===== flow/design.v =====
module RegFile(  
   input clk,
   input reset,
   input [3:0] A1,
   input [3:0] A2,
   input [3:0] A3,    
   input [31:0] WD3,  
   input RegWrite,    
   input [31:0] PCPlus8,    
   output [31:0] RD1,    
   output [31:0] RD2    
   );
   reg[31:0] R[15:0]; 
   integer i;
   always @ (posedge clk or posedge reset)
   begin   
         if (reset) 
         begin
            for (i=0; i<16 ;i=i+1)
            begin
				R[i] <= 32'b0;
            end
         end
         else 
         begin         
            if(RegWrite == 1'b1) begin  
               R[A3] <= WD3;
            end
            R[15] <= PCPlus8;
         end
   end
   assign RD1 = R[A1];
   assign RD2 = R[A2];
endmodule

===== flow/run.sh =====
#!/bin/bash
# the make line also repeats each setting of config.mk as NAME=value (left out here)
make -C /OpenROAD-flow-scripts/flow DESIGN_CONFIG=/design/flow/config.mk WORK_HOME=/design/flow/orfs CLKGATE_MAP_FILE= finish

===== flow/config.mk =====
export PLATFORM = sky130hd
export DESIGN_NAME = RegFile
export DESIGN_NICKNAME = RegFile
export VERILOG_FILES = /design/flow/design.v
export SDC_FILE = /design/flow/constraint.sdc
export NUM_CORES = 4
export LEC_CHECK = 0
export CAP_MARGIN = 20
export CORE_MARGIN = 2
export CORE_UTILIZATION = 68
export CTS_CLUSTER_DIAMETER = 377
export CTS_CLUSTER_SIZE = 15
export SLEW_MARGIN = 20

===== flow/constraint.sdc =====
create_clock -name core_clock -period 3.05 [get_ports {clk}]
set_input_delay 0.6100 -clock core_clock [delete_from_list [all_inputs] [get_ports {clk}]]
set_output_delay 0.6100 -clock core_clock [all_outputs]
set_load 0.01 [all_outputs]

==> Changelog: implementation, run 1 <==
## Implementation

* Cell type with the largest total area: dfrtp_1
* Post-synth top flop: dfrtp_1
* Row Count at 73
* Unrepaired setup endpoints after global routing: yes
* Simple Share, Synth at 5.82%
* Pwr dens at 586 nW/um^2
* Area grow syn2layout at 21.7%
* Total grt overflow at 0
* Yosys warnings at 2
* Slew Limit Fails at 0
* VDD IR-drop max at 0.000575 V
* IO Port Bufs at 142
* DR vias at 23600
* Combinational power share at 25.0%
* Initial antenna violation count at 3
* Chip area at 41400 um^2
* Diodes inserted at 0
* Synth top area share at 47.3%
* Status: finished with violations
* Mux frac, synth at 25.9%
* Placed inst area at 31400 um^2
* Hold Crit Class: in -> reg
* Tmin final at 3.10 ns
* Setup ws final at -0.0459 ns
* Period utilization at 102%
* Top cells by area: dfrtp_1 47%, mux2_2 21%, a22oi_1 3.8%
* Reg-to-Reg End: R[4][4]$_DFFE_PP0P_
* TritonCTS Sinks at 512
* Ys flops at 512
* Total area of sequential cells at 12800 um^2
* Hold Path Stages at 1
* Number of H-tree levels at 2
* Largest net degree at the start of global routing at 113
* Final GP Congestion at 1.02
* CP dominant cell by count: buf_4
* Die span in y at 204 um
* Compound Share, Synth at 16.5%
* Worst setup endpoint: RD2[31]
* Top cells by count, synth: 512 x dfrtp_1, 496 x mux2_2, 136 x a22oi_1
* Ports at 143
* Inst Count DP at 3078
* Post-synthesis instance area at 27100 um^2
* Gr usage total at 49.4%
* Initial DRC Count at 3336
* Post-synth EDFFs at 0
* Delay-heaviest family, CP: buffers and inverters
* Clock group power at 4840 uW
* Yosys xor share at 0%
* Int Pwr at 13300 uW
* Total Wirelength at 102000 um
* HP Start: PCPlus8[23]
* Logic area at 13400 um^2
* Leakage at 0.0143 uW
* WP data arrival at 2.49 ns
* F_max at 323 MHz
* Antenna Nets Post-Route at 0
* Layout Nets at 2694
* Number of global-route vias before repair at 24300
* Register share after synthesis at 47.3%
* Max Cap Viol at 0
* Adder share at 0%
* SO Faults: negative setup slack
* Critical path class: in -> out
* Post-Synthesis Cells at 2332
* Required @ worst endpoint at 2.44 ns
* Dominant comb cell: multiplexers
* Avg Cell Area, Syn at 11.6 um^2
* Pre-CTS WS at -0.413 ns
* Clk pin slew, worst setup/hold paths at 0.07 ns
* Filler Cell Count at 2254
* Crit-path slowest cell: dlygate4sd2_1
* Total negative slack at -0.0459 ns
* Fp util at 68.5%
* Net Switching at 6060 uW
* Slew headroom at 46.3%
* Final Setup Violations at 1
* R2r startpoint: R[4][4]$_DFFE_PP0P_
* Hold EP: R[15][23]$_DFF_PP0_
* TritonRoute pass-1 iters at 7
* Buffers and inverters on the worst path at 7
* R2R depth at 1
* Final Instance Area at 33000 um^2
* Largest stage delay, worst path at 0.28 ns
* Worst-path fanout max at 11
* Count of final hold-check violations at 0
* CP Capture Type: primary output
* Drt drc at 0
* First-pass GRT wire length at 151000 um
* FF-to-FF setup slack at 2.18 ns
* Core ar. at 39500 um^2
* Sw frac at 31.4%
* Sequential logic power at 9650 uW
* Crit path launch type: input port
* Clk root buf: clkbuf_16
* Syn_nets at 2411
* Max Root-Sink Buffers at 3
* Clock power share at 25.1%
* Worst path depth at 12
* Synthesis area per yosys at 27100 um^2
* Clock skew at 0 ns
* Final HPWL DP at 65600 um
* Worst-Margin Slew at 0.806 ns
* Die W at 204 um
* Critical-path cell list: buf_6, buf_12, nor2b_4, buf_4, buf_12, buf_4, a22oi_1, nor2_1, a2111oi_2, a21oi_1, buf_4, dlygate4sd2_1
* Tool warnings at 33
* Sequential group share of total power at 49.9%
* Dominant power group: registers
* Yosys cell count at 2332
* Netlist cell types at 59
* Comb. pwr at 4830 uW
* Post-synthesis async set-or-reset flop share at 100%
* Crit path from: A2[1]
* Post-Layout Cell Count at 3141
* Num CTS Buffers at 40
* Clk latency late pin at 0.59 ns
* Vias/cell at 7.50
* CTS tree: done
* Avg WL per Cell at 32.4 um
* Count leader, synth: dfrtp_1
## cell type report
type                       instances  share of cell area [%]
clock buffer                      40                    3.04
multi-input combinational       1563                    40.7
clock inverter                     3                   0.125
timing repair buffer             471                    15.0
tap                              525                    1.99
sequential                       512                    38.9
inverter                          27                   0.327
## metrics by stage
step	power [uW]	hold slack (ns)	util, %
6_report	19300	0.437	83.3
5_1_grt	20000	0.444	83.3
4_1_cts	19100	0.440	83.0
3_5_place_dp	14300	0.501	79.3
3_3_place_gp	14000	0.491	79.3
2_1_floorplan	12300	0.474	-
## layer usage
layer	vias to the layer above	part of all wire (%)	global-route usage (%)
met3	580	14	15.2
met4	6	7.1	31.1
met5	-	0.036	0
li1	9390	-	-
met1	11600	36	65.2
met2	2009	43	71.4
## repair_timing
action	CTS	global route
pin swaps	12	5
resized	128	39
cloned	2	0
setup endpoints to repair	64	24
hold endpoints to repair	0	0
buffers inserted	14	5
hold buffers	0	0
==> inputs of run 2 (changes only) <==
- ABC_AREA: default -> 0
- CAP_MARGIN: 20 -> 5
- CORE_UTILIZATION: 68 -> 72
- CTS_CLUSTER_DIAMETER: 377 -> 317
- CTS_CLUSTER_SIZE: 15 -> 34
- GPL_ROUTABILITY_DRIVEN: default -> 0
- HOLD_SLACK_MARGIN: default -> -0.09
- MAX_ROUTING_LAYER: default -> met4
- SETUP_SLACK_MARGIN: default -> 0.58
- clock period: 3.05 -> 3.12 ns (I/O delays scaled with it)
==> run 2 against run 1 <==
- the run now fails in global routing (5_1_grt)
- synthesized cell count unchanged
- synthesized area stayed put
- die size shrank 5.4%
==> Changelog: implementation, run 2 <==
### Physical design

* Mux frac, synth at 25.9% (unchanged)
* Pre-CTS WS at -0.540 ns (was -0.413 ns)
* Final HPWL DP at 65500 um (was 65600 um)
* Post-synthesis instance area at 27100 um^2 (unchanged)
* Yosys warnings at 2 (unchanged)
* Syn_nets at 2411 (unchanged)
* IO Port Bufs at 142 (unchanged)
* Post-Synthesis Cells at 2332 (unchanged)
* TritonCTS Sinks at 512 (unchanged)
* Status: did not finish (was finished with violations)
* Simple Share, Synth at 5.82% (unchanged)
* Dominant comb cell: multiplexers (unchanged)
* Number of H-tree levels at 1 (was 2)
* Ys flops at 512 (unchanged)
* Netlist cell types at 59 (unchanged)
* Cts hold-fix bufs at 0 (unchanged)
* Avg Cell Area, Syn at 11.6 um^2 (unchanged)
* Clk root buf: clkbuf_16 (unchanged)
* Total grt overflow at 44
* Yosys cell count at 2332 (unchanged)
* Compound Share, Synth at 16.5% (unchanged)
* Count leader, synth: dfrtp_1 (unchanged)
* Cell type with the largest total area: dfrtp_1 (unchanged)
* Top cells by area: dfrtp_1 47%, mux2_2 21%, a22oi_1 3.8% (unchanged)
* Die span in y at 198 um (was 204 um)
* Die W at 198 um (was 204 um)
* Fp util at 72.4% (was 68.5%)
* Row Count at 71 (was 73)
* Post-synth EDFFs at 0 (unchanged)
* Chip area at 39200 um^2 (was 41400 um^2)
* Yosys xor share at 0% (unchanged)
* Synth top area share at 47.3% (unchanged)
* Core ar. at 37400 um^2 (was 39500 um^2)
* Fail Step: global routing (5_1_grt)
* Gr usage total at 84.3%
* Top cells by count, synth: 512 x dfrtp_1, 496 x mux2_2, 136 x a22oi_1 (unchanged)
* Run Error: [ERROR GRT-0232] Routing congestion too high. Check the congestion heatmap in the GUI.
* Post-synth top flop: dfrtp_1 (unchanged)
* Synthesis area per yosys at 27100 um^2 (unchanged)
* Max Root-Sink Buffers at 3 (unchanged)
* Post-synthesis async set-or-reset flop share at 100% (unchanged)
* Num CTS Buffers at 19 (was 40)
* Register share after synthesis at 47.3% (unchanged)
* Adder share at 0% (unchanged)
* Ports at 143 (unchanged)
-- run 2: timing repair --
item	4_1_cts
setup buffers	74
cloned	13
pin swaps	126
resized	538
setup endpoints to repair	64
-- run 2: layer usage --
layer	GRT overflow	track usage [%]
met5	-	-
met4	20	80.2
met2	10	94.0
met3	13	72.8
met1	1	85.3
-- run 2: stage by stage --
step	instance area (um^2)	hold WS (ns)	cells	power (uW)
floorplan	27100	0.475	2332	12000
global placement	31200	0.493	3049	13700
detailed placement	31200	0.503	3049	14000
CTS	33700	0.322	3157	17500
==> inputs of run 3 (changes only) <==
- ABC_AREA: 0 -> default
- CAP_MARGIN: 5 -> 20
- CORE_ASPECT_RATIO: default -> 0.71
- CTS_CLUSTER_DIAMETER: 317 -> default
- CTS_CLUSTER_SIZE: 34 -> 63
- GPL_ROUTABILITY_DRIVEN: 0 -> default
- GPL_TIMING_DRIVEN: default -> 1
- HOLD_SLACK_MARGIN: -0.09 -> default
- SETUP_SLACK_MARGIN: 0.58 -> 0.11
- TNS_END_PERCENT: default -> 100
==> run 3 against run 2 <==
- the run again fails in global routing (5_1_grt)
- die size is essentially flat
- synthesized cell count unchanged
- synthesized area is the same
==> Changelog: implementation, run 3 <==
### Physical design

* Final HPWL DP at 69300 um (was 65500 um)
* Post-synthesis async set-or-reset flop share at 100% (unchanged)
* Placed inst area at 31200 um^2 (about the same)
* Count leader, synth: dfrtp_1 (unchanged)
* Netlist cell types at 59 (unchanged)
* Fail Step: global routing (5_1_grt) (unchanged)
* Chip area at 39200 um^2 (about the same)
* Top cells by count, synth: 512 x dfrtp_1, 496 x mux2_2, 136 x a22oi_1 (unchanged)
* Ports at 143 (unchanged)
* Pre-CTS WS at -0.475 ns (was -0.540 ns)
* Register share after synthesis at 47.3% (unchanged)
* Die W at 234 um (was 198 um)
* Synthesis area per yosys at 27100 um^2 (unchanged)
* Post-synth top flop: dfrtp_1 (unchanged)
* Post-synthesis instance area at 27100 um^2 (unchanged)
* Yosys xor share at 0% (unchanged)
* Fp util at 73.5% (was 72.4%)
* Core ar. at 36800 um^2 (was 37400 um^2)
* Compound Share, Synth at 16.5% (unchanged)
* Cts hold-fix bufs at 0 (unchanged)
* TritonCTS Sinks at 512 (unchanged)
* Post-synth EDFFs at 0 (unchanged)
* Yosys warnings at 2 (unchanged)
* Post-Synthesis Cells at 2332 (unchanged)
* Synth top area share at 47.3% (unchanged)
* Gr usage total at 86.4%
* Row Count at 59 (was 71)
* Num CTS Buffers at 49 (was 19)
* Inst Count DP at 3026 (was 3049)
* Adder share at 0% (unchanged)
* Yosys cell count at 2332 (unchanged)
* Top cells by area: dfrtp_1 47%, mux2_2 21%, a22oi_1 3.8% (unchanged)
* Cell type with the largest total area: dfrtp_1 (unchanged)
* IO Port Bufs at 142 (unchanged)
* Total grt overflow at 109
* Ys flops at 512 (unchanged)
* Die span in y at 167 um (was 198 um)
* Clk root buf: clkbuf_16 (unchanged)
* Number of H-tree levels at 2 (was 1)
* Max Root-Sink Buffers at 3 (unchanged)
* Mux frac, synth at 25.9% (unchanged)
* Dominant comb cell: multiplexers (unchanged)
* Simple Share, Synth at 5.82% (unchanged)
* Avg Cell Area, Syn at 11.6 um^2 (unchanged)
* Status: did not finish (unchanged)
* Run Error: [ERROR GRT-0232] Routing congestion too high. Check the congestion heatmap in the GUI. (unchanged)
* Final GP Congestion at 1.09
* Syn_nets at 2411 (unchanged)
[run 3: per-stage QoR]
step | setup TNS [ns] | total power, uW
after floorplan | -2281.64 | 12000
after detailed placement | -14.22 | 14100
after global placement | -12.43 | 13700
after CTS | -0.0886 | 21300
[run 3: timing repair]
action / in CTS
setup buffers: 19
resized: 279
cloned: 5
setup endpoints to repair: 64
pin swaps: 37
endpoints found under the hold margin: 0
[run 3: per-layer routing]
layer	track usage (%)	GRT overflow
met1	89.0	4
met2	93.3	42
met3	78.1	11
met4	79.0	52
met5	-	-
==> inputs of run 4 (changes only) <==
- CELL_PAD_IN_SITES_DETAIL_PLACEMENT: default -> 0
- CORE_ASPECT_RATIO: 0.71 -> 0.56
- CORE_MARGIN: 2 -> 7
- CORE_UTILIZATION: 72 -> 20
- CTS_CLUSTER_SIZE: 63 -> default
- GPL_ROUTABILITY_DRIVEN: default -> 1
- GPL_TIMING_DRIVEN: 1 -> default
- HOLD_SLACK_MARGIN: default -> -0.07
- MAX_ROUTING_LAYER: met4 -> default
- PLACE_DENSITY: default -> 0.57
- SETUP_SLACK_MARGIN: 0.11 -> default
- SLEW_MARGIN: 20 -> 10
- TNS_END_PERCENT: 100 -> 45
- clock period: 3.12 -> 3.64 ns (I/O delays scaled with it)
==> run 4 against run 3 <==
- now fails the layout checks on negative setup slack
- synthesized cell count did not move
- synthesized area did not move
- die size rose to 3.7 times the previous value
==> Changelog: implementation, run 4 <==
## Implementation

* Initial antenna violation count at 8
* DR vias at 23000
* Yosys warnings at 2 (unchanged)
* Core ar. at 134000 um^2 (was 36800 um^2)
* Final Setup Violations at 3
* Vias/cell at 5.23
* CP Capture Type: primary output
* Delay-heaviest family, CP: buffers and inverters
* Critical-path cell list: buf_6, nand2_1, or2_1, buf_4, o221ai_1, a21oi_1, a31oi_1, clkdlybuf4s50_1
* Largest stage delay, worst path at 0.63 ns
* Clk pin slew, worst setup/hold paths at 0.06 ns
* Mux frac, synth at 25.9% (unchanged)
* CTS tree: done
* Area grow syn2layout at 27.2%
* Combinational power share at 24.6%
* DRT met1 WL at 56200 um
* Setup ws final at -0.0363 ns
* Unrepaired setup endpoints after global routing: yes
* Total Wirelength at 123000 um
* Net Switching at 5590 uW
* Final Util at 25.8%
* Worst path depth at 8
* Number of H-tree levels at 2 (unchanged)
* TritonRoute pass-1 iters at 8
* Drt drc at 0
* Crit-path slowest cell: clkdlybuf4s50_1
* Antenna Nets Post-Route at 0
* Yosys cell count at 2332 (unchanged)
* Dominant comb cell: multiplexers (unchanged)
* Avg WL per Cell at 28.0 um
* SO Faults: negative setup slack
* Worst-path fanout max at 16
* WHS at 0.519 ns
* Fp util at 20.3% (was 73.5%)
* Layout Nets at 2647
* Status: finished with violations (was did not finish)
* Required @ worst endpoint at 2.91 ns
* Logic area at 13500 um^2
* Die W at 506 um (was 234 um)
* Sw frac at 32.1%
* Max Root-Sink Buffers at 3 (unchanged)
* Num CTS Buffers at 46 (was 49)
* Inst Count DP at 4302 (was 3026)
* Slew headroom at 37.8%
* Top cells by count, synth: 512 x dfrtp_1, 496 x mux2_2, 136 x a22oi_1 (unchanged)
* Yosys xor share at 0% (unchanged)
* Hold Path Stages at 1
* Crit path launch type: input port
* Worst-Margin Slew at 0.933 ns
* Synthesis area per yosys at 27100 um^2 (unchanged)
* Buffers and inverters on the worst path at 3
* Final HPWL DP at 86700 um (was 69300 um)
* Ys flops at 512 (unchanged)
* Worst setup endpoint: RD1[11]
* Filler Cell Count at 14100
* Met3 wire length at 17500 um
* Clock group power at 4980 uW
* Clk latency late pin at 0.61 ns
* Hold Crit Class: reg -> reg
* Post-synthesis instance area at 27100 um^2 (unchanged)
* Avg Cell Area, Syn at 11.6 um^2 (unchanged)
* Chip area at 146000 um^2 (was 39200 um^2)
* Number of global-route vias before repair at 21900
* R2R depth at 1
* TritonCTS Sinks at 512 (unchanged)
* Cell type with the largest total area: dfrtp_1 (unchanged)
* IO Port Bufs at 142 (unchanged)
* Pwr dens at 505 nW/um^2
* HP Start: R[5][2]$_DFFE_PP0P_
* Comb. pwr at 4270 uW
* Hold EP: R[5][2]$_DFFE_PP0P_
* Slew Limit Fails at 0
* Met2 wire length at 46500 um
* Post-synth EDFFs at 0 (unchanged)
* Tool warnings at 35
* Clock power share at 28.6%
* Post-Synthesis Cells at 2332 (unchanged)
* R2r startpoint: R[8][27]$_DFFE_PP0P_
* Total grt overflow at 0
* Clk root buf: clkbuf_16 (unchanged)
* First-pass GRT wire length at 172000 um
* Reg-to-Reg End: R[8][27]$_DFFE_PP0P_
* Dominant power group: registers
* Adder share at 0% (unchanged)
* Max Cap Viol at 0
* Die span in y at 289 um (was 167 um)
* Int Pwr at 11800 uW
* Crit path from: A1[2]
* Simple Share, Synth at 5.82% (unchanged)
* Top cells by area: dfrtp_1 47%, mux2_2 21%, a22oi_1 3.8% (unchanged)
* Compound Share, Synth at 16.5% (unchanged)
* Leakage at 0.0140 uW
* Largest net degree at the start of global routing at 137
* Total negative slack at -0.0608 ns
* Post-synth top flop: dfrtp_1 (unchanged)
* Initial DRC Count at 3368
* Gr usage total at 16.1%
* WP data arrival at 2.95 ns
* Sequential group share of total power at 46.9%
* Ports at 143 (unchanged)
* Register share after synthesis at 47.3% (unchanged)
* Row Count at 100 (was 59)
* Critical path class: in -> out
* Netlist cell types at 59 (unchanged)
* Syn_nets at 2411 (unchanged)
* F_max at 272 MHz
* Total area of sequential cells at 12800 um^2
* VDD IR-drop max at 0.000326 V
* Power, Total at 17400 uW
* Post-Layout Cell Count at 4393
* Period utilization at 101%
* FF-to-FF setup slack at 2.71 ns
* Top sig layer: met5
* Synth top area share at 47.3% (unchanged)
* Clock skew at 0 ns
* Count leader, synth: dfrtp_1 (unchanged)
* Final GP Congestion at 0.967 (was 1.09)
* Post-synthesis async set-or-reset flop share at 100% (unchanged)
* Tmin final at 3.68 ns
* Count of final hold-check violations at 0
* Sequential logic power at 8160 uW
[run 4: final cells by class]
cell class	count	area share [%]
inverters	27	0.305
multi-input cells	1563	39.0
well taps	1785	6.48
diodes	4	0.0290
clock inverters	13	0.341
repair buffers	418	12.8
clock buffers	71	3.82
flip-flops and latches	512	37.2
[run 4: stage by stage]
stage	cell area, um^2	setup slack [ns]
finish	34500	-0.0363
global route	34500	-0.0568
CTS	34300	-0.0578
detailed placement	32600	-0.568
global placement	32600	-0.940
floorplan	27100	-4.04
[run 4: what timing repair did]
item / CTS / global route
gates resized: 49 / 42
cloned: 0 / 1
hold buffers: 0 / 0
setup endpoints to repair: 38 / 34
endpoints found under the hold margin: 0 / 0
setup buffers: 1 / 1
pin swaps: 5 / 7
[run 4: per-layer routing]
layer  global-route usage [%]  up-vias
met5                        0        -
met4                     3.70        4
met3                     5.93      232
li1                         -     9331
met1                     24.8    11800
met2                     20.7     1650
==> inputs of run 5 (changes only) <==
- CAP_MARGIN: 20 -> 5
- CELL_PAD_IN_SITES_DETAIL_PLACEMENT: 0 -> default
- CORE_ASPECT_RATIO: 0.56 -> default
- CORE_MARGIN: 7 -> 2
- CORE_UTILIZATION: 20 -> 72
- CTS_CLUSTER_DIAMETER: default -> 27
- CTS_CLUSTER_SIZE: default -> 32
- GPL_ROUTABILITY_DRIVEN: 1 -> default
- HOLD_SLACK_MARGIN: -0.07 -> default
- PLACE_DENSITY: 0.57 -> default
- SETUP_SLACK_MARGIN: default -> 0.27
- SLEW_MARGIN: 10 -> 20
- TNS_END_PERCENT: 45 -> default
- clock period: 3.64 -> 3.15 ns (I/O delays scaled with it)
==> run 5 against run 4 <==
- synthesized area is the same
- the run now fails in clock tree synthesis (4_1_cts)
- synthesized cell count stayed put
- die size shrank 73%
==> Changelog: implementation, run 5 <==
### Physical design

* IO Port Bufs at 142 (unchanged)
* Post-synthesis instance area at 27100 um^2 (unchanged)
* Synth top area share at 47.3% (unchanged)
* Synthesis area per yosys at 27100 um^2 (unchanged)
* Fp util at 72.4% (was 20.3%)
* Die W at 198 um (was 506 um)
* Avg Cell Area, Syn at 11.6 um^2 (unchanged)
* Top cells by area: dfrtp_1 47%, mux2_2 21%, a22oi_1 3.8% (unchanged)
* Core ar. at 37400 um^2 (was 134000 um^2)
* Row Count at 71 (was 100)
* Cell type with the largest total area: dfrtp_1 (unchanged)
* Chip area at 39200 um^2 (was 146000 um^2)
* Post-synth EDFFs at 0 (unchanged)
* Post-synthesis async set-or-reset flop share at 100% (unchanged)
* Ports at 143 (unchanged)
* Dominant comb cell: multiplexers (unchanged)
* Run Error: [ERROR DPL-0038] Utilization greater than 100%, impossible to legalize
* Yosys cell count at 2332 (unchanged)
* Ys flops at 512 (unchanged)
* Pre-CTS WS at -0.485 ns (was -0.568 ns)
* Compound Share, Synth at 16.5% (unchanged)
* Yosys warnings at 2 (unchanged)
* Mux frac, synth at 25.9% (unchanged)
* Post-synth top flop: dfrtp_1 (unchanged)
* Post-Synthesis Cells at 2332 (unchanged)
* Syn_nets at 2411 (unchanged)
* Fail Step: clock tree synthesis (4_1_cts)
* Final HPWL DP at 67500 um (was 86700 um)
* Count leader, synth: dfrtp_1 (unchanged)
* Register share after synthesis at 47.3% (unchanged)
* Inst Count DP at 3063 (was 4302)
* Placed inst area at 31400 um^2 (was 32600 um^2)
* Die span in y at 198 um (was 289 um)
* Adder share at 0% (unchanged)
* Top cells by count, synth: 512 x dfrtp_1, 496 x mux2_2, 136 x a22oi_1 (unchanged)
* Netlist cell types at 59 (unchanged)
* Status: did not finish (was finished with violations)
* Final GP Congestion at 1.02 (was 0.967)
* Simple Share, Synth at 5.82% (unchanged)
* Yosys xor share at 0% (unchanged)
[run 5: metrics by stage]
stage	TNS [ns]	hold WS [ns]
after global placement	-14.35	0.487
after floorplan	-2269.35	0.474
after detailed placement	-15.73	0.503
==> inputs of run 6 (changes only) <==
- ABC_AREA: default -> 1
- CAP_MARGIN: 5 -> 20
- CELL_PAD_IN_SITES_GLOBAL_PLACEMENT: default -> 2
- CORE_ASPECT_RATIO: default -> 1.42
- CORE_MARGIN: 2 -> 3
- CORE_UTILIZATION: 72 -> 50
- CTS_CLUSTER_DIAMETER: 27 -> 99
- CTS_CLUSTER_SIZE: 32 -> 80
- GPL_ROUTABILITY_DRIVEN: default -> 1
- GPL_TIMING_DRIVEN: default -> 0
- HOLD_SLACK_MARGIN: default -> 0.18
- MAX_ROUTING_LAYER: default -> met4
- MIN_ROUTING_LAYER: default -> met2
- PLACE_DENSITY_LB_ADDON: default -> 0.13
- SETUP_SLACK_MARGIN: 0.27 -> default
- SLEW_MARGIN: 20 -> 15
- clock period: 3.15 -> 3.65 ns (I/O delays scaled with it)
==> run 6 against run 5 <==
- the run fails in global placement without I/O (3_1_place_gp_skip_io)
- synthesized cell count up 68%
- die size up 47%
- synthesized area up 1.3%
==> Changelog: implementation, run 6 <==
### Physical design

* Post-Synthesis Cells at 3927 (was 2332)
* Chip area at 57800 um^2 (was 39200 um^2)
* Ys flops at 512 (unchanged)
* Yosys cell count at 3927 (was 2332)
* Avg Cell Area, Syn at 6.99 um^2 (was 11.6 um^2)
* Post-synth EDFFs at 0 (unchanged)
* Dominant comb cell: simple AND/OR/NAND/NOR gates (was multiplexers)
* Mux frac, synth at 0% (was 25.9%)
* Run Error: [ERROR FLW-0024] Place density exceeds 1.0 (current PLACE_DENSITY_LB_ADDON =  0.13). Please check if the value of  PLACE_DENSITY_LB_ADDON is between 0 and 0.99. (was [ERROR DPL-0038] Utilization greater than 100%, impossible to legalize)
* Register share after synthesis at 46.7% (was 47.3%)
* Yosys xor share at 0% (unchanged)
* Compound Share, Synth at 8.75% (was 16.5%)
* Core ar. at 53800 um^2 (was 37400 um^2)
* Top cells by area: dfrtp_1 47%, nand2_1 18%, nand3_1 15% (was dfrtp_1 47%, mux2_2 21%, a22oi_1 3.8%)
* Status: did not finish (unchanged)
* Top cells by count, synth: 1326 x nand2_1, 834 x nand3_1, 512 x dfrtp_1 (was 512 x dfrtp_1, 496 x mux2_2, 136 x a22oi_1)
* Synthesis area per yosys at 27500 um^2 (was 27100 um^2)
* Synth top area share at 46.7% (was 47.3%)
* Count leader, synth: nand2_1 (was dfrtp_1)
* Fp util at 51.0% (was 72.4%)
* Post-synthesis async set-or-reset flop share at 100% (unchanged)
* Fail Step: global placement without I/O (3_1_place_gp_skip_io) (was clock tree synthesis (4_1_cts))
* Simple Share, Synth at 36.6% (was 5.82%)
* Post-synthesis instance area at 27500 um^2 (was 27100 um^2)
* Syn_nets at 4006 (was 2411)
* Cell type with the largest total area: dfrtp_1 (unchanged)
* Die W at 203 um (was 198 um)
* Post-synth top flop: dfrtp_1 (unchanged)
* Die span in y at 285 um (was 198 um)
* Adder share at 0% (unchanged)
* Row Count at 101 (was 71)
* Netlist cell types at 15 (was 59)
* Yosys warnings at 2 (unchanged)
==> inputs of run 7 (changes only) <==
- ABC_AREA: 1 -> default
- CELL_PAD_IN_SITES_GLOBAL_PLACEMENT: 2 -> default
- CORE_ASPECT_RATIO: 1.42 -> 0.72
- CORE_MARGIN: 3 -> 2
- CORE_UTILIZATION: 50 -> 70
- CTS_CLUSTER_DIAMETER: 99 -> default
- CTS_CLUSTER_SIZE: 80 -> 63
- GPL_ROUTABILITY_DRIVEN: 1 -> default
- GPL_TIMING_DRIVEN: 0 -> 1
- HOLD_SLACK_MARGIN: 0.18 -> default
- MIN_ROUTING_LAYER: met2 -> default
- PLACE_DENSITY_LB_ADDON: 0.13 -> default
- SETUP_SLACK_MARGIN: default -> 0.11
- SLEW_MARGIN: 15 -> 20
- TNS_END_PERCENT: default -> 100
- clock period: 3.65 -> 3.12 ns (I/O delays scaled with it)
==> run 7 against run 6 <==
- now fails the layout checks on negative setup slack
- synthesized cell count shrank 41%
- die size decreased by 30%
- synthesized area shrank 1.3%
==> Changelog: implementation, run 7 <==
## Implementation

* Status: finished with violations (was did not finish)
* SO Faults: negative setup slack
* Worst setup endpoint: RD2[14]
* Count of final hold-check violations at 0
* Crit path from: A2[2]
* CP Capture Type: primary output
* Period utilization at 105%
* Post-synth top flop: dfrtp_1 (unchanged)
* Sequential logic power at 9680 uW
* Count leader, synth: dfrtp_1 (was nand2_1)
* Yosys xor share at 0% (unchanged)
* Antenna Nets Post-Route at 0
* Post-Synthesis Cells at 2332 (was 3927)
* Buffers and inverters on the worst path at 3
* Simple Share, Synth at 5.82% (was 36.6%)
* Worst-Margin Slew at 0.929 ns
* Avg Cell Area, Syn at 11.6 um^2 (was 6.99 um^2)
* WP data arrival at 2.67 ns
* Fp util at 70.6% (was 51.0%)
* Gr usage total at 58.2%
* Clock skew at 0 ns
* Cell type with the largest total area: dfrtp_1 (unchanged)
* Post-Layout Cell Count at 3192
* TritonRoute pass-1 iters at 12
* Dominant power group: registers
* Largest net degree at the start of global routing at 77
* Synth top area share at 47.3% (was 46.7%)
* Crit-path slowest cell: a21oi_1
* Adder share at 0% (unchanged)
* Dominant comb cell: multiplexers (was simple AND/OR/NAND/NOR gates)
* TritonCTS Sinks at 512
* Filler Cell Count at 1648
* Post-synth EDFFs at 0 (unchanged)
* Unrepaired setup endpoints after global routing: yes
* Post-synthesis async set-or-reset flop share at 100% (unchanged)
* Leakage at 0.0146 uW
* Clk latency late pin at 0.62 ns
* Slew Limit Fails at 0
* First-pass GRT wire length at 167000 um
* R2r startpoint: R[13][9]$_DFFE_PP0P_
* Core ar. at 38400 um^2 (was 53800 um^2)
* Max Root-Sink Buffers at 3
* Sequential group share of total power at 44.0%
* Clk root buf: clkbuf_16
* Net Switching at 7170 uW
* Final GP Congestion at 1.03
* Register share after synthesis at 47.3% (was 46.7%)
* Tmin final at 3.29 ns
* F_max at 304 MHz
* Synthesis area per yosys at 27100 um^2 (was 27500 um^2)
* Top cells by count, synth: 512 x dfrtp_1, 496 x mux2_2, 136 x a22oi_1 (was 1326 x nand2_1, 834 x nand3_1, 512 x dfrtp_1)
* R2R depth at 1
* Clk pin slew, worst setup/hold paths at 0.06 ns
* Total Wirelength at 122000 um
* Die span in y at 171 um (was 285 um)
* Ys flops at 512 (unchanged)
* Crit path launch type: input port
* Combinational power share at 23.5%
* Num CTS Buffers at 50
* Top cells by area: dfrtp_1 47%, mux2_2 21%, a22oi_1 3.8% (was dfrtp_1 47%, nand2_1 18%, nand3_1 15%)
* Die W at 236 um (was 203 um)
* Layout Nets at 2706
* CTS tree: done
* Clock power share at 32.4%
* Worst-path fanout max at 10
* FF-to-FF setup slack at 2.12 ns
* Sw frac at 32.6%
* Critical-path cell list: buf_6, and2_2, buf_4, a22oi_1, o22ai_1, a21oi_1, a21oi_1, dlygate4sd2_1
* Required @ worst endpoint at 2.50 ns
* Compound Share, Synth at 16.5% (was 8.75%)
* IO Port Bufs at 142
* Worst path depth at 8
* Syn_nets at 2411 (was 4006)
* Yosys warnings at 2 (unchanged)
* Chip area at 40300 um^2 (was 57800 um^2)
* Number of H-tree levels at 2
* Setup ws final at -0.171 ns
* Netlist cell types at 59 (was 15)
* Clock group power at 7130 uW
* Pwr dens at 647 nW/um^2
* Power, Total at 22000 uW
* Inst Count DP at 3050
* Number of global-route vias before repair at 26100
* Final HPWL DP at 67200 um
* Cts hold-fix bufs at 0
* Max Cap Viol at 0
* Slew headroom at 38.1%
* Reg-to-Reg End: R[13][9]$_DFFE_PP0P_
* Hold Crit Class: in -> async
* Delay-heaviest family, CP: AND-OR/OR-AND gates
* Yosys cell count at 2332 (was 3927)
* Avg WL per Cell at 38.4 um
* Largest stage delay, worst path at 0.41 ns
* Initial DRC Count at 5534
* Area grow syn2layout at 25.6%
* Final Setup Violations at 5
* Post-synthesis instance area at 27100 um^2 (was 27500 um^2)
* Final Util at 88.6%
* Critical path class: in -> out
* Row Count at 61 (was 101)
* Total grt overflow at 0
* VDD IR-drop max at 0.000628 V
* DR vias at 26400
* Comb. pwr at 5180 uW
* Mux frac, synth at 25.9% (was 0%)
* Initial antenna violation count at 11
* Tool warnings at 31
* Int Pwr at 14800 uW
* Drt drc at 0
* Vias/cell at 8.28
* Ports at 143
* CP dominant cell by count: a21oi_1
## run 7: area by class of cell
class | instances | area, um^2 | area share (%)
flip-flops and latches | 512 | 12800 | 37.7
clock buffers | 69 | 1470 | 4.33
repair buffers | 473 | 4910 | 14.4
diodes | 21 | 52.6 | 0.154
multi-input cells | 1563 | 13600 | 40.1
clock inverters | 23 | 395 | 1.16
inverters | 27 | 105 | 0.309
well taps | 504 | 631 | 1.85
## run 7: metrics by stage
step	setup slack [ns]	hold slack [ns]	setup TNS (ns)	instance area, um^2
floorplan	-4.46	0.474	-2281.64	27100
global placement	-0.441	0.493	-10.10	31200
detailed placement	-0.456	0.505	-11.48	31200
CTS	-0.0521	0.427	-0.0572	33600
global route	-0.0749	0.449	-0.233	34000
finish	-0.171	0.420	-0.503	34000
## run 7: repair_timing
action	in CTS	in global routing
pin swaps	20	19
setup endpoints to repair	64	50
gates cloned	3	1
resized	181	91
setup buffers	18	7
hold endpoints to repair	0	0
## run 7: per-layer routing
| layer | GRT usage (%) | up-vias | wire length (um) |
|---|---|---|---|
| li1 | - | 9467 | - |
| met4 | 39.0 | 0 | 12400 |
| met5 | - | - | 0 |
| met3 | 27.2 | 1306 | 22900 |
| met2 | 78.6 | 3214 | 47900 |
| met1 | 69.5 | 12400 | 39300 |
==> inputs of run 8 (changes only) <==
- CORE_ASPECT_RATIO: 0.72 -> 0.7
- CORE_UTILIZATION: 70 -> 58
- CTS_CLUSTER_SIZE: 63 -> default
- SETUP_SLACK_MARGIN: 0.11 -> 0.37
- SLEW_MARGIN: 20 -> 30
- TNS_END_PERCENT: 100 -> 5
- clock period: 3.12 -> 2.86 ns (I/O delays scaled with it)
==> run 8 against run 7 <==
- still fails the layout checks on negative setup slack
- clock-buffer cell count is 10 higher
- sequential cell count unchanged
- worst hold slack worse by 0.040 ns
- combinational power rose by 4.6%
- via count decreased by 10%
- critical path depth increased by 2
- largest cell class unchanged
- highest routed layer unchanged
==> Changelog: implementation, run 8 <==
## Implementation

* Status: finished with violations (unchanged)
* SO Faults: negative setup slack (unchanged)
* Buffers and inverters on the worst path at 6 (was 3)
* Worst setup endpoint: RD2[25] (was RD2[14])
* Met1 Use GR at 61.4% (was 69.5%)
* Total Wirelength at 110000 um (was 122000 um)
* Total grt overflow at 0 (unchanged)
* Clk pin slew, worst setup/hold paths at 0.06 ns (about the same)
* Hold EP: R[15][7]$_DFF_PP0_
* Avg Cell Area, Syn at 11.6 um^2 (unchanged)
* Cell type with the largest total area: dfrtp_1 (unchanged)
* Clock group power at 7000 uW (was 7130 uW)
* Layout Nets at 2744 (was 2706)
* Hold Crit Class: in -> reg (was in -> async)
* Worst path depth at 10 (was 8)
* Sequential logic power at 10300 uW (was 9680 uW)
* Vias/cell at 7.15 (was 8.28)
* Clk latency late pin at 0.62 ns (about the same)
* Final Setup Violations at 12 (was 5)
* Period utilization at 104% (was 105%)
* Num CTS Buffers at 51 (was 50)
* Simple Share, Synth at 5.82% (unchanged)
* Top cells by count, synth: 512 x dfrtp_1, 496 x mux2_2, 136 x a22oi_1 (unchanged)
* Dominant comb cell: multiplexers (unchanged)
* Chip area at 48500 um^2 (was 40300 um^2)
* Adder share at 0% (unchanged)
* Initial DRC Count at 3311 (was 5534)
* Initial antenna violation count at 1 (was 11)
* Dominant power group: registers (unchanged)
* Yosys warnings at 2 (unchanged)
* Max Cap Viol at 0 (unchanged)
* Post-Synthesis Cells at 2332 (unchanged)
* Delay-heaviest family, CP: buffers and inverters (was AND-OR/OR-AND gates)
* Count leader, synth: dfrtp_1 (unchanged)
* Reg-to-Reg End: R[12][28]$_DFFE_PP0P_ (was R[13][9]$_DFFE_PP0P_)
* Largest net degree at the start of global routing at 109 (was 77)
* Net Switching at 6940 uW (was 7170 uW)
* Antenna Nets Post-Route at 0 (unchanged)
* Clock power share at 30.8% (was 32.4%)
* Gr usage total at 45.6% (was 58.2%)
* WHS at 0.380 ns (was 0.420 ns)
* Required @ worst endpoint at 2.29 ns (was 2.50 ns)
* Drt drc at 0 (unchanged)
* TritonCTS Sinks at 512 (unchanged)
* Unrepaired setup endpoints after global routing: yes (unchanged)
* Hold Path Stages at 1
* Number of global-route vias before repair at 23300 (was 26100)
* Final Instance Area at 34800 um^2 (was 34000 um^2)
* Top cells by area: dfrtp_1 47%, mux2_2 21%, a22oi_1 3.8% (unchanged)
* Ys flops at 512 (unchanged)
* Fp util at 58.6% (was 70.6%)
* Slew Limit Fails at 0 (unchanged)
* Post-synthesis async set-or-reset flop share at 100% (unchanged)
* Leakage at 0.0149 uW (was 0.0146 uW)
* HP Start: PCPlus8[7]
* Filler Cell Count at 3058 (was 1648)
* Tool warnings at 33 (was 31)
* Area grow syn2layout at 28.3% (was 25.6%)
* First-pass GRT wire length at 158000 um (was 167000 um)
* Final HPWL DP at 66200 um (was 67200 um)
* Die W at 262 um (was 236 um)
* Avg WL per Cell at 33.1 um (was 38.4 um)
* Row Count at 66 (was 61)
* Pre-CTS WS at -0.693 ns (was -0.456 ns)
* Crit-path slowest cell: a222oi_1 (was a21oi_1)
* Clock skew at 0 ns (unchanged)
* Max Root-Sink Buffers at 3 (unchanged)
* Syn_nets at 2411 (unchanged)
* Crit path launch type: input port (unchanged)
* F_max at 337 MHz
* Worst-Margin Slew at 0.785 ns (was 0.929 ns)
* CP Capture Type: primary output (unchanged)
* Combinational power share at 23.8% (was 23.5%)
* Sw frac at 30.5% (was 32.6%)
* Post-synthesis instance area at 27100 um^2 (unchanged)
* Mux frac, synth at 25.9% (unchanged)
* Yosys cell count at 2332 (unchanged)
* Largest stage delay, worst path at 0.42 ns (was 0.41 ns)
* FF-to-FF setup slack at 1.94 ns (was 2.12 ns)
* Worst-path fanout max at 7 (was 10)
* DR vias at 23700 (was 26400)
* Global Route met3 Usage at 13.4% (was 27.2%)
* Routing usage on met2 at 63.4% (was 78.6%)
* Final GP Congestion at 1.02 (was 1.03)
* Critical-path cell list: buf_12, buf_12, nor2b_4, buf_12, buf_6, and2_4, buf_6, a222oi_1, a31oi_2, clkdlybuf4s15_2 (was buf_6, and2_2, buf_4, a22oi_1, o22ai_1, a21oi_1, a21oi_1, dlygate4sd2_1)
* Count of final hold-check violations at 0 (unchanged)
* TritonRoute pass-1 iters at 6 (was 12)
* IO Port Bufs at 142 (unchanged)
* Setup ws final at -0.105 ns (was -0.171 ns)
* Pwr dens at 654 nW/um^2 (was 647 nW/um^2)
* Core ar. at 46200 um^2 (was 38400 um^2)
* Busiest metal layer after global routing: met2 (unchanged)
* Yosys xor share at 0% (unchanged)
* Ports at 143 (unchanged)
* Synthesis area per yosys at 27100 um^2 (unchanged)
* WP data arrival at 2.39 ns (was 2.67 ns)
* Int Pwr at 15800 uW (was 14800 uW)
* CTS tree: done (unchanged)
* Placed inst area at 31300 um^2 (was 31200 um^2)
* Netlist cell types at 59 (unchanged)
* R2r startpoint: R[12][28]$_DFFE_PP0P_ (was R[13][9]$_DFFE_PP0P_)
* Slew headroom at 47.5% (was 38.1%)
* CP dominant cell by count: buf_12 (was a21oi_1)
* R2R depth at 2 (was 1)
* Critical path class: in -> out (unchanged)
* Compound Share, Synth at 16.5% (unchanged)
* VDD IR-drop max at 0.000551 V (was 0.000628 V)
* Number of H-tree levels at 2 (unchanged)
* Clk root buf: clkbuf_16 (unchanged)
* Post-Layout Cell Count at 3315 (was 3192)
* Register share after synthesis at 47.3% (unchanged)
* Tmin final at 2.97 ns
* Crit path from: A2[1] (was A2[2])
* Sequential group share of total power at 45.4% (was 44.0%)
* Synth top area share at 47.3% (unchanged)
* Die span in y at 185 um (was 171 um)
* Post-synth EDFFs at 0 (unchanged)
* Comb. pwr at 5420 uW (was 5180 uW)
* Post-synth top flop: dfrtp_1 (unchanged)
* Inst Count DP at 3149 (was 3050)
-- run 8: area by class of cell --
cell class | count | area (um^2) | share of cell area (%)
clock buffer | 79 | 1560 | 4.50
multi-input combinational | 1563 | 13900 | 40.0
inverter | 27 | 105 | 0.302
sequential | 512 | 12800 | 36.9
clock inverter | 11 | 149 | 0.428
antenna | 1 | 2.50 | 0.00720
tap | 612 | 766 | 2.20
timing repair buffer | 510 | 5470 | 15.7
-- run 8: metal layers --
layer | part of all wire, % | up-vias
li1 | - | 9519
met1 | 39 | 11900
met2 | 42 | 1854
met3 | 14 | 417
met4 | 5.4 | 0
met5 | 0 | -
-- run 8: timing repair --
action	in CTS	in global routing
hold buffers	0	0
buffers inserted	59	8
cloned	6	2
endpoints found under the setup margin	64	64
resized	321	197
pin swaps	56	106
-- run 8: stage by stage --
step	power [uW]	setup TNS [ns]	util (%)
after detailed placement	15300	-30.13	67.7
after CTS	22400	0	74.0
final	22700	-0.399	75.2
after global placement	15100	-29.70	67.7
after floorplan	13100	-2388.13	-
after global routing	23500	-0.735	75.2
==> inputs of run 9 (changes only) <==
- ABC_AREA: default -> 0
- CELL_PAD_IN_SITES_DETAIL_PLACEMENT: default -> 1
- CORE_ASPECT_RATIO: 0.7 -> default
- CORE_MARGIN: 2 -> 4
- CORE_UTILIZATION: 58 -> 30
- CTS_CLUSTER_SIZE: default -> 52
- GPL_TIMING_DRIVEN: 1 -> default
- MAX_ROUTING_LAYER: met4 -> default
- PLACE_DENSITY_LB_ADDON: default -> 0.07
- SETUP_SLACK_MARGIN: 0.37 -> 0.87
- SLEW_MARGIN: 30 -> 20
- TNS_END_PERCENT: 5 -> default
- clock period: 2.86 -> 5.98 ns (I/O delays scaled with it)
==> run 9 against run 8 <==
- sequential share of layout area is 2.8 points higher
- now clean on timing, DRC and antenna
- combinational power is 56% lower
- global-route usage is 20 points lower
- sequential cell count stayed put
- largest cell class unchanged
- utilization is 39 points lower
- non-clock buffer count is 251 lower
- critical path depth is 2 lower
- sequential power is 52% lower
- register-to-register slack better by 3.1 ns
- clock power is 42% lower
- worst hold slack better by 0.14 ns
- power is 50% lower
==> Changelog: implementation, run 9 <==
## Implementation

* Required @ worst endpoint at 4.78 ns (was 2.29 ns)
* Final GP Congestion at 0.882 (was 1.02)
* Clk root buf: clkbuf_16 (unchanged)
* Power, Total at 11400 uW (was 22700 uW)
* Worst path depth at 8 (was 10)
* Yosys cell count at 2332 (unchanged)
* FF-to-FF setup slack at 5.06 ns (was 1.94 ns)
* Pre-CTS WS at 0.539 ns (was -0.693 ns)
* TritonCTS Sinks at 512 (unchanged)
* Clk pin slew, worst setup/hold paths at 0.06 ns (about the same)
* Slew Limit Fails at 0 (unchanged)
* CTS tree: done (unchanged)
* Final HPWL DP at 78600 um (was 66200 um)
* Crit path launch type: input port (unchanged)
* CP dominant cell by count: buf_4 (was buf_12)
* Drt drc at 0 (unchanged)
* Filler Cell Count at 9530 (was 3058)
* Post-synth top flop: dfrtp_1 (unchanged)
* F_max at 195 MHz
* Clock skew at 0 ns (unchanged)
* Buffers and inverters on the worst path at 3 (was 6)
* Row Count at 109 (was 66)
* Layout Nets at 2508 (was 2744)
* Hold EP: R[5][14]$_DFFE_PP0P_ (was R[15][7]$_DFF_PP0_)
* Pwr dens at 351 nW/um^2 (was 654 nW/um^2)
* Period utilization at 85.6% (was 104%)
* Int Pwr at 7900 uW (was 15800 uW)
* Dominant power group: registers (unchanged)
* Worst-Margin Slew at 1.10 ns (was 0.785 ns)
* Ys flops at 512 (unchanged)
* TritonRoute pass-1 iters at 5 (was 6)
* Largest net degree at the start of global routing at 178 (was 109)
* Sequential logic power at 4910 uW (was 10300 uW)
* Sw frac at 30.4% (was 30.5%)
* Final Setup Violations at 0 (was 12)
* Total grt overflow at 0 (unchanged)
* Num CTS Buffers at 66 (was 51)
* Reg-to-Reg End: R[12][27]$_DFFE_PP0P_ (was R[12][28]$_DFFE_PP0P_)
* Combinational power share at 20.9% (was 23.8%)
* Area grow syn2layout at 19.3% (was 28.3%)
* Comb. pwr at 2370 uW (was 5420 uW)
* Crit path from: A1[0] (was A2[1])
* Simple Share, Synth at 5.82% (unchanged)
* IO Port Bufs at 142 (unchanged)
* Leakage at 0.0132 uW (was 0.0149 uW)
* Total Wirelength at 123000 um (was 110000 um)
* Tmin final at 5.12 ns
* Post-synthesis instance area at 27100 um^2 (unchanged)
* Setup ws final at 0.860 ns (was -0.105 ns)
* Delay-heaviest family, CP: buffers and inverters (unchanged)
* Clock group power at 4060 uW (was 7000 uW)
* Post-synthesis async set-or-reset flop share at 100% (unchanged)
* Gr usage total at 25.5% (was 45.6%)
* R2r startpoint: R[12][27]$_DFFE_PP0P_ (was R[12][28]$_DFFE_PP0P_)
* Initial antenna violation count at 4 (was 1)
* Netlist cell types at 59 (unchanged)
* Mux frac, synth at 25.9% (unchanged)
* R2R depth at 1 (was 2)
* Yosys xor share at 0% (unchanged)
* Number of H-tree levels at 3 (was 2)
* Total negative slack at 0 ns (was -0.399 ns)
* Adder share at 0% (unchanged)
* Clock power share at 35.8% (was 30.8%)
* Critical path class: in -> out (unchanged)
* Hold Path Stages at 1 (unchanged)
* Worst-path fanout max at 21 (was 7)
* Worst setup endpoint: RD1[27] (was RD2[25])
* Cell type with the largest total area: dfrtp_1 (unchanged)
* Unrepaired setup endpoints after global routing: no (was yes)
* Net Switching at 3450 uW (was 6940 uW)
* Yosys warnings at 2 (unchanged)
* Crit-path slowest cell: clkdlybuf4s50_1 (was a222oi_1)
* Fp util at 30.5% (was 58.6%)
* Compound Share, Synth at 16.5% (unchanged)
* Die span in y at 308 um (was 185 um)
* Top cells by area: dfrtp_1 47%, mux2_2 21%, a22oi_1 3.8% (unchanged)
* Chip area at 95200 um^2 (was 48500 um^2)
* Ports at 143 (unchanged)
* Avg WL per Cell at 33.7 um (was 33.1 um)
* Count leader, synth: dfrtp_1 (unchanged)
* VDD IR-drop max at 0.000187 V (was 0.000551 V)
* Number of global-route vias before repair at 22900 (was 23300)
* Syn_nets at 2411 (unchanged)
* Critical-path cell list: buf_4, nor2b_4, buf_4, a22oi_1, o22ai_1, a2111oi_4, a31oi_1, clkdlybuf4s50_1 (was buf_12, buf_12, nor2b_4, buf_12, buf_6, and2_4, buf_6, a222oi_1, a31oi_2, clkdlybuf4s15_2)
* Final Util at 36.3% (was 75.2%)
* Antenna Nets Post-Route at 0 (unchanged)
* Max Cap Viol at 0 (unchanged)
* DR vias at 21500 (was 23700)
* Synthesis area per yosys at 27100 um^2 (unchanged)
* Avg Cell Area, Syn at 11.6 um^2 (unchanged)
* First-pass GRT wire length at 175000 um (was 158000 um)
* Slew headroom at 26.7% (was 47.5%)
* Sequential group share of total power at 43.3% (was 45.4%)
* Top cells by count, synth: 512 x dfrtp_1, 496 x mux2_2, 136 x a22oi_1 (unchanged)
* Hold Crit Class: reg -> reg (was in -> reg)
* Post-Synthesis Cells at 2332 (unchanged)
* CP Capture Type: primary output (unchanged)
* WP data arrival at 3.92 ns (was 2.39 ns)
* Dominant comb cell: multiplexers (unchanged)
* Post-synth EDFFs at 0 (unchanged)
* Register share after synthesis at 47.3% (unchanged)
* HP Start: R[5][14]$_DFFE_PP0P_ (was PCPlus8[7])
* Core ar. at 88900 um^2 (was 46200 um^2)
* Die W at 308 um (was 262 um)
* Tool warnings at 35 (was 33)
* Initial DRC Count at 1853 (was 3311)
* Max Root-Sink Buffers at 3 (unchanged)
* Count of final hold-check violations at 0 (unchanged)
* Vias/cell at 5.90 (was 7.15)
* Synth top area share at 47.3% (unchanged)
* Clk latency late pin at 0.60 ns (was 0.62 ns)
* Status: no timing/DRC/antenna violations (was finished with violations)
* Largest stage delay, worst path at 0.63 ns (was 0.42 ns)
## run 9: area by class of cell
class                      instances  area, um^2  area share, %
multi-input combinational       1563       13300           41.1
sequential                       512       12800           39.6
timing repair buffer             259        2480           7.68
clock buffer                     103        1990           6.17
tap                             1165        1460           4.51
clock inverter                    14         186          0.577
inverter                          27         105          0.325
antenna                            3        7.51         0.0232
## run 9: routing by layer
layer  vias to the layer above  share of wire [%]  GRT usage, %
met3                       250                5.3          3.74
met5                         -             0.0098             0
met1                     11400                 43          34.0
met4                         2                4.1          9.47
li1                       9069                  -             -
met2                       770                 47          42.3
## run 9: repair_timing
action,4_1_cts,5_1_grt
buffers inserted,6,2
resized,13,7
hold buffers,0,0
setup endpoints to repair,13,16
pin swaps,2,0
## run 9: per-stage QoR
stage	hold WS [ns]	cell area [um^2]	std cells
finish	0.519	32300	3646
detailed placement	0.507	29900	3517
global placement	0.493	29900	3516
floorplan	0.474	27100	2332
CTS	0.519	32200	3640
global route	0.533	32300	3644
==> inputs of run 10 (changes only) <==
- ABC_AREA: 0 -> default
- CAP_MARGIN: 20 -> 40
- CELL_PAD_IN_SITES_DETAIL_PLACEMENT: 1 -> default
- CORE_MARGIN: 4 -> 2
- CORE_UTILIZATION: 30 -> 70
- CTS_CLUSTER_SIZE: 52 -> 34
- HOLD_SLACK_MARGIN: default -> 0.29
- PLACE_DENSITY_LB_ADDON: 0.07 -> 0.28
- SETUP_SLACK_MARGIN: 0.87 -> default
- clock period: 5.98 -> 3.12 ns (I/O delays scaled with it)
==> run 10 against run 9 <==
- now fails the layout checks on negative setup slack
- sequential power rose by 97%
- power grew 91%
- first-iteration DRC count grew to 3.2 times the previous value
- clock-buffer cell count is 22 lower
- non-clock buffer count up 189
- register-to-register slack lost 2.9 ns
- clock power is about 70% higher
==> Changelog: implementation, run 10 <==
## Implementation

* Placed inst area at 31100 um^2 (was 29900 um^2)
* CTS tree: done (unchanged)
* Required @ worst endpoint at 2.50 ns (was 4.78 ns)
* Hold EP: R[15][24]$_DFF_PP0_ (was R[5][14]$_DFFE_PP0P_)
* Slew Limit Fails at 0 (unchanged)
* Drt drc at 0 (unchanged)
* Crit path from: A2[3] (was A1[0])
* Syn_nets at 2411 (unchanged)
* Final HPWL DP at 64800 um (was 78600 um)
* Yosys xor share at 0% (unchanged)
* First-pass GRT wire length at 170000 um (was 175000 um)
* Vias/cell at 8.41 (was 5.90)
* Critical path class: in -> out (unchanged)
* Worst-Margin Slew at 1.17 ns (was 1.10 ns)
* Number of global-route vias before repair at 26700 (was 22900)
* Max Cap Viol at 0 (unchanged)
* Delay-heaviest family, CP: AND-OR/OR-AND gates (was buffers and inverters)
* F_max at 280 MHz
* Sequential logic power at 9670 uW (was 4910 uW)
* Tmin final at 3.57 ns
* Clk root buf: clkbuf_16 (unchanged)
* Top cells by count, synth: 512 x dfrtp_1, 496 x mux2_2, 136 x a22oi_1 (unchanged)
* Total area of sequential cells at 12800 um^2 (about the same)
* Mux frac, synth at 25.9% (unchanged)
* R2r startpoint: R[11][11]$_DFFE_PP0P_ (was R[12][27]$_DFFE_PP0P_)
* Adder share at 0% (unchanged)
* Top cells by area: dfrtp_1 47%, mux2_2 21%, a22oi_1 3.8% (unchanged)
* Area grow syn2layout at 24.2% (was 19.3%)
* Period utilization at 115% (was 85.6%)
* Critical-path cell list: buf_4, buf_12, nor2_1, and2_4, a222oi_1, nor2b_2, a31oi_4, buf_2 (was buf_4, nor2b_4, buf_4, a22oi_1, o22ai_1, a2111oi_4, a31oi_1, clkdlybuf4s50_1)
* Num CTS Buffers at 53 (was 66)
* Dominant power group: registers (unchanged)
* Combinational power share at 23.7% (was 20.9%)
* Int Pwr at 14600 uW (was 7900 uW)
* Crit-path slowest cell: a222oi_1 (was clkdlybuf4s50_1)
* Net Switching at 7170 uW (was 3450 uW)
* Yosys warnings at 2 (unchanged)
* R2R depth at 1 (unchanged)
* Avg WL per Cell at 38.8 um (was 33.7 um)
* FF-to-FF setup slack at 2.11 ns (was 5.06 ns)
* TritonRoute pass-1 iters at 15 (was 5)
* Final Instance Area at 33600 um^2 (was 32300 um^2)
* Post-synth top flop: dfrtp_1 (unchanged)
* Largest net degree at the start of global routing at 110 (was 178)
* Initial antenna violation count at 10 (was 4)
* Worst path depth at 8 (unchanged)
* Gr usage total at 57.1% (was 25.5%)
* Register share after synthesis at 47.3% (unchanged)
* VDD IR-drop max at 0.000555 V (was 0.000187 V)
* Worst setup endpoint: RD2[7] (was RD1[27])
* Cell type with the largest total area: dfrtp_1 (unchanged)
* Post-Synthesis Cells at 2332 (unchanged)
* Die span in y at 201 um (was 308 um)
* Filler Cell Count at 1674 (was 9530)
* Clk latency late pin at 0.63 ns (was 0.60 ns)
* TritonCTS Sinks at 512 (unchanged)
* CP Capture Type: primary output (unchanged)
* Number of H-tree levels at 2 (was 3)
* Max Root-Sink Buffers at 3 (unchanged)
* Comb. pwr at 5150 uW (was 2370 uW)
* Chip area at 40300 um^2 (was 95200 um^2)
* Synthesis area per yosys at 27100 um^2 (unchanged)
* IO Port Bufs at 142 (unchanged)
* Largest stage delay, worst path at 1.01 ns (was 0.63 ns)
* Die W at 201 um (was 308 um)
* Hold Path Stages at 1 (unchanged)
* Compound Share, Synth at 16.5% (unchanged)
* Setup ws final at -0.454 ns (was 0.860 ns)
* Unrepaired setup endpoints after global routing: yes (was no)
* SO Faults: negative setup slack
* Clock group power at 6920 uW (was 4060 uW)
* Worst-path fanout max at 9 (was 21)
* Tool warnings at 33 (was 35)
* Antenna Nets Post-Route at 0 (unchanged)
* Sequential group share of total power at 44.5% (was 43.3%)
* Leakage at 0.0145 uW (was 0.0132 uW)
* Initial DRC Count at 5990 (was 1853)
* Post-synthesis instance area at 27100 um^2 (unchanged)
* Count of final hold-check violations at 0 (unchanged)
* Inst Count DP at 3039 (was 3517)
* Count leader, synth: dfrtp_1 (unchanged)
* Ports at 143 (unchanged)
* Total negative slack at -3.11 ns (was 0 ns)
* Simple Share, Synth at 5.82% (unchanged)
* Slew headroom at 21.8% (was 26.7%)
* Ys flops at 512 (unchanged)
* Fp util at 70.6% (was 30.5%)
* Row Count at 72 (was 109)
* Total Wirelength at 123000 um (about the same)
* Layout Nets at 2684 (was 2508)
* Yosys cell count at 2332 (unchanged)
* Clk pin slew, worst setup/hold paths at 0.07 ns (was 0.06 ns)
* Final Util at 87.6% (was 36.3%)
* HP Start: PCPlus8[24] (was R[5][14]$_DFFE_PP0P_)
* Total grt overflow at 0 (unchanged)
* Clock skew at 0 ns (unchanged)
* Post-Layout Cell Count at 3174 (was 3646)
* WP data arrival at 2.95 ns (was 3.92 ns)
* Core ar. at 38400 um^2 (was 88900 um^2)
* Pwr dens at 646 nW/um^2 (was 351 nW/um^2)
* Final GP Congestion at 0.996 (was 0.882)
* Clock power share at 31.8% (was 35.8%)
* Dominant comb cell: multiplexers (unchanged)
* Final Setup Violations at 38 (was 0)
* Avg Cell Area, Syn at 11.6 um^2 (unchanged)
* Status: finished with violations (was no timing/DRC/antenna violations)
* Post-synth EDFFs at 0 (unchanged)
* DR vias at 26700 (was 21500)
* Sw frac at 33.0% (was 30.4%)
* Post-synthesis async set-or-reset flop share at 100% (unchanged)
* Buffers and inverters on the worst path at 3 (unchanged)
* Reg-to-Reg End: R[11][11]$_DFFE_PP0P_ (was R[12][27]$_DFFE_PP0P_)
* Netlist cell types at 59 (unchanged)
* Synth top area share at 47.3% (unchanged)
* Logic area at 13600 um^2 (was 13300 um^2)
* Crit path launch type: input port (unchanged)
* Hold Crit Class: in -> reg (was reg -> reg)
-- run 10: routing by layer --
metal  track usage [%]  share of wire, %  wire [um]
met1              67.0                30      37400
met4              46.1                11      14100
met2              79.0                39      48400
met5              1.07              0.22        276
met3              28.3                19      22900
-- run 10: what timing repair did --
item / in CTS / in global routing
gates cloned: 1 / 0
buffers inserted: 9 / 20
hold endpoints to repair: 0 / 0
hold buffers: 0 / 0
pin swaps: 14 / 21
gates resized: 146 / 91
endpoints found under the setup margin: 64 / 45
-- run 10: area by class of cell --
type / count / share of cell area, %
multi-input combinational: 1563 / 40.3
sequential: 512 / 38.1
timing repair buffer: 448 / 13.9
clock buffer: 81 / 4.83
tap: 518 / 1.93
clock inverter: 16 / 0.547
inverter: 27 / 0.312
antenna: 9 / 0.0670
-- run 10: stage by stage --
step / hold slack, ns / setup slack [ns] / power (uW)
2_1_floorplan: 0.474 / -4.46 / 12000
3_3_place_gp: 0.494 / -0.440 / 13600
3_5_place_dp: 0.501 / -0.412 / 14000
4_1_cts: 0.440 / -0.182 / 20700
5_1_grt: 0.430 / -0.332 / 22000
6_report: 0.425 / -0.454 / 21700
==> inputs of run 11 (changes only) <==
- ABC_AREA: default -> 0
- CAP_MARGIN: 40 -> 20
- CELL_PAD_IN_SITES_DETAIL_PLACEMENT: default -> 2
- CORE_ASPECT_RATIO: default -> 1.81
- CORE_MARGIN: 2 -> 10
- CORE_UTILIZATION: 70 -> 25
- CTS_CLUSTER_SIZE: 34 -> default
- GPL_TIMING_DRIVEN: default -> 1
- HOLD_SLACK_MARGIN: 0.29 -> 0.3
- MAX_ROUTING_LAYER: default -> met5
- PLACE_DENSITY: default -> 0.37
- PLACE_DENSITY_LB_ADDON: 0.28 -> default
- SLEW_MARGIN: 20 -> 30
- TNS_END_PERCENT: default -> 100
- clock period: 3.12 -> 4.37 ns (I/O delays scaled with it)
==> run 11 against run 10 <==
- critical path type unchanged
- clock-buffer cell count up 1
- global-route usage down 36 points
- sequential cell count unchanged
- the run now finishes clean
- combinational power down 34%
- via count down 19%
- largest cell class unchanged
- clock skew unchanged
==> Changelog: implementation, run 11 <==
## Implementation

* Net Switching at 4810 uW (was 7170 uW)
* WP data arrival at 3.38 ns (was 2.95 ns)
* Synth top area share at 47.3% (unchanged)
* Final Setup Violations at 0 (was 38)
* Post-synth EDFFs at 0 (unchanged)
* Pwr dens at 462 nW/um^2 (was 646 nW/um^2)
* Cell type with the largest total area: dfrtp_1 (unchanged)
* Area grow syn2layout at 22.0% (was 24.2%)
* Yosys xor share at 0% (unchanged)
* Crit path launch type: input port (unchanged)
* Comb. pwr at 3380 uW (was 5150 uW)
* TritonRoute pass-1 iters at 5 (was 15)
* Worst path depth at 10 (was 8)
* Clk pin slew, worst setup/hold paths at 0.06 ns (was 0.07 ns)
* Avg WL per Cell at 34.2 um (was 38.8 um)
* Synthesis area per yosys at 27100 um^2 (unchanged)
* Count leader, synth: dfrtp_1 (unchanged)
* Max Cap Viol at 0 (unchanged)
* Hold Path Stages at 1 (unchanged)
* Unrepaired setup endpoints after global routing: no (was yes)
* Yosys warnings at 2 (unchanged)
* Compound Share, Synth at 16.5% (unchanged)
* CTS resizes at 0 (was 146)
* Worst-Margin Slew at 0.954 ns (was 1.17 ns)
* Critical path class: in -> out (unchanged)
* Initial antenna violation count at 7 (was 10)
* Max Root-Sink Buffers at 3 (unchanged)
* Combinational power share at 22.1% (was 23.7%)
* Total negative slack at 0 ns (was -3.11 ns)
* Tmin final at 4.25 ns
* Tool warnings at 29 (was 33)
* Post-synthesis instance area at 27100 um^2 (unchanged)
* Hold EP: R[8][0]$_DFFE_PP0P_ (was R[15][24]$_DFF_PP0_)
* VDD IR-drop max at 0.000301 V (was 0.000555 V)
* Slew headroom at 36.4% (was 21.8%)
* Largest stage delay, worst path at 0.50 ns (was 1.01 ns)
* Crit path from: A2[3] (unchanged)
* Hold Crit Class: reg -> reg (was in -> reg)
* Largest net degree at the start of global routing at 106 (was 110)
* Adder share at 0% (unchanged)
* Leakage at 0.0135 uW (was 0.0145 uW)
* FF-to-FF setup slack at 3.48 ns (was 2.11 ns)
* Sequential group share of total power at 44.6% (was 44.5%)
* Syn_nets at 2411 (unchanged)
* Final Util at 30.7% (was 87.6%)
* Mux frac, synth at 25.9% (unchanged)
* Worst setup endpoint: RD2[28] (was RD2[7])
* Drt drc at 0 (unchanged)
* WHS at 0.518 ns (was 0.425 ns)
* Clock power share at 33.3% (was 31.8%)
* Clock skew at 0 ns (unchanged)
* Buffers and inverters on the worst path at 6 (was 3)
* First-pass GRT wire length at 191000 um (was 170000 um)
* CP dominant cell by count: buf_4
* Top cells by count, synth: 512 x dfrtp_1, 496 x mux2_2, 136 x a22oi_1 (unchanged)
* Total grt overflow at 0 (unchanged)
* Period utilization at 97.3% (was 115%)
* R2r startpoint: R[8][29]$_DFFE_PP0P_ (was R[11][11]$_DFFE_PP0P_)
* Postcts setup bufs at 0 (was 9)
* Sw frac at 31.5% (was 33.0%)
* TritonCTS Sinks at 512 (unchanged)
* Placed inst area at 31100 um^2 (about the same)
* Clock group power at 5080 uW (was 6920 uW)
* Sequential logic power at 6800 uW (was 9670 uW)
* Num CTS Buffers at 56 (was 53)
* Chip area at 122000 um^2 (was 40300 um^2)
* Delay-heaviest family, CP: buffers and inverters (was AND-OR/OR-AND gates)
* Status: no timing/DRC/antenna violations (was finished with violations)
* Yosys cell count at 2332 (unchanged)
* Crit-path slowest cell: a2111oi_1 (was a222oi_1)
* Antenna Nets Post-Route at 0 (unchanged)
* Number of global-route vias before repair at 24600 (was 26700)
* Ys flops at 512 (unchanged)
* Reg-to-Reg End: R[8][29]$_DFFE_PP0P_ (was R[11][11]$_DFFE_PP0P_)
* CP Capture Type: primary output (unchanged)
* Core ar. at 108000 um^2 (was 38400 um^2)
* Netlist cell types at 59 (unchanged)
* Ports at 143 (unchanged)
* Worst-path fanout max at 22 (was 9)
* Die W at 265 um (was 201 um)
* HP Start: R[8][0]$_DFFE_PP0P_ (was PCPlus8[24])
* Initial DRC Count at 1483 (was 5990)
* Slew Limit Fails at 0 (unchanged)
* Post-synthesis async set-or-reset flop share at 100% (unchanged)
* Number of H-tree levels at 2 (unchanged)
* Clk latency late pin at 0.64 ns (was 0.63 ns)
* Post-synth top flop: dfrtp_1 (unchanged)
* Filler Cell Count at 11400 (was 1674)
* Int Pwr at 10500 uW (was 14600 uW)
* Simple Share, Synth at 5.82% (unchanged)
* Register share after synthesis at 47.3% (unchanged)
* Post-Synthesis Cells at 2332 (unchanged)
* CTS tree: done (unchanged)
* Count of final hold-check violations at 0 (unchanged)
* Final Instance Area at 33100 um^2 (was 33600 um^2)
* Avg Cell Area, Syn at 11.6 um^2 (unchanged)
* Vias/cell at 5.54 (was 8.41)
* Cts hold-fix bufs at 0 (unchanged)
* R2R depth at 1 (unchanged)
* Required @ worst endpoint at 3.50 ns (was 2.50 ns)
* Layout Nets at 2558 (was 2684)
* Clk root buf: clkbuf_16 (unchanged)
* Die span in y at 463 um (was 201 um)
* Top cells by area: dfrtp_1 47%, mux2_2 21%, a22oi_1 3.8% (unchanged)
* Row Count at 162 (was 72)
* Final GP Congestion at 0.879 (was 0.996)
* Total Wirelength at 134000 um (was 123000 um)
* DR vias at 21700 (was 26700)
* F_max at 235 MHz
* Final HPWL DP at 91600 um (was 64800 um)
* Fp util at 25.2% (was 70.6%)
* Critical-path cell list: buf_4, buf_12, and3_1, buf_12, a22o_1, a2111oi_1, buf_4, a21oi_1, buf_4, clkdlybuf4s50_1 (was buf_4, buf_12, nor2_1, and2_4, a222oi_1, nor2b_2, a31oi_4, buf_2)
* IO Port Bufs at 142 (unchanged)
* Dominant comb cell: multiplexers (unchanged)
* Dominant power group: registers (unchanged)
* Gr usage total at 21.4% (was 57.1%)
[run 11: routing by layer]
| metal | up-vias | part of all wire (%) | track usage [%] |
|---|---|---|---|
| met5 | - | 0.039 | 0 |
| met4 | 8 | 5.4 | 10.6 |
| met3 | 303 | 4.2 | 3.13 |
| met2 | 688 | 52 | 39.4 |
| met1 | 11600 | 38 | 23.6 |
| li1 | 9127 | - | - |
[run 11: final cells by class]
class,count,area (um^2),area share [%]
multi-input combinational,1563,13200,40.0
sequential,512,12800,38.8
timing repair buffer,319,3280,9.91
tap,1394,1740,5.28
clock buffer,82,1640,4.97
clock inverter,22,259,0.784
inverter,27,105,0.318
antenna,1,2.50,0.00757
[run 11: stage by stage]
step | std cells | worst slack [ns] | power [uW]
3_5_place_dp | 3815 | 0.0347 | 10300
2_1_floorplan | 2332 | -3.46 | 8570
6_report | 3920 | 0.116 | 15300
4_1_cts | 3919 | 0.00158 | 15400
3_3_place_gp | 3815 | 0.0606 | 10100
5_1_grt | 3920 | 0.00879 | 16000
Power is estimated from default activity; no workload was simulated.
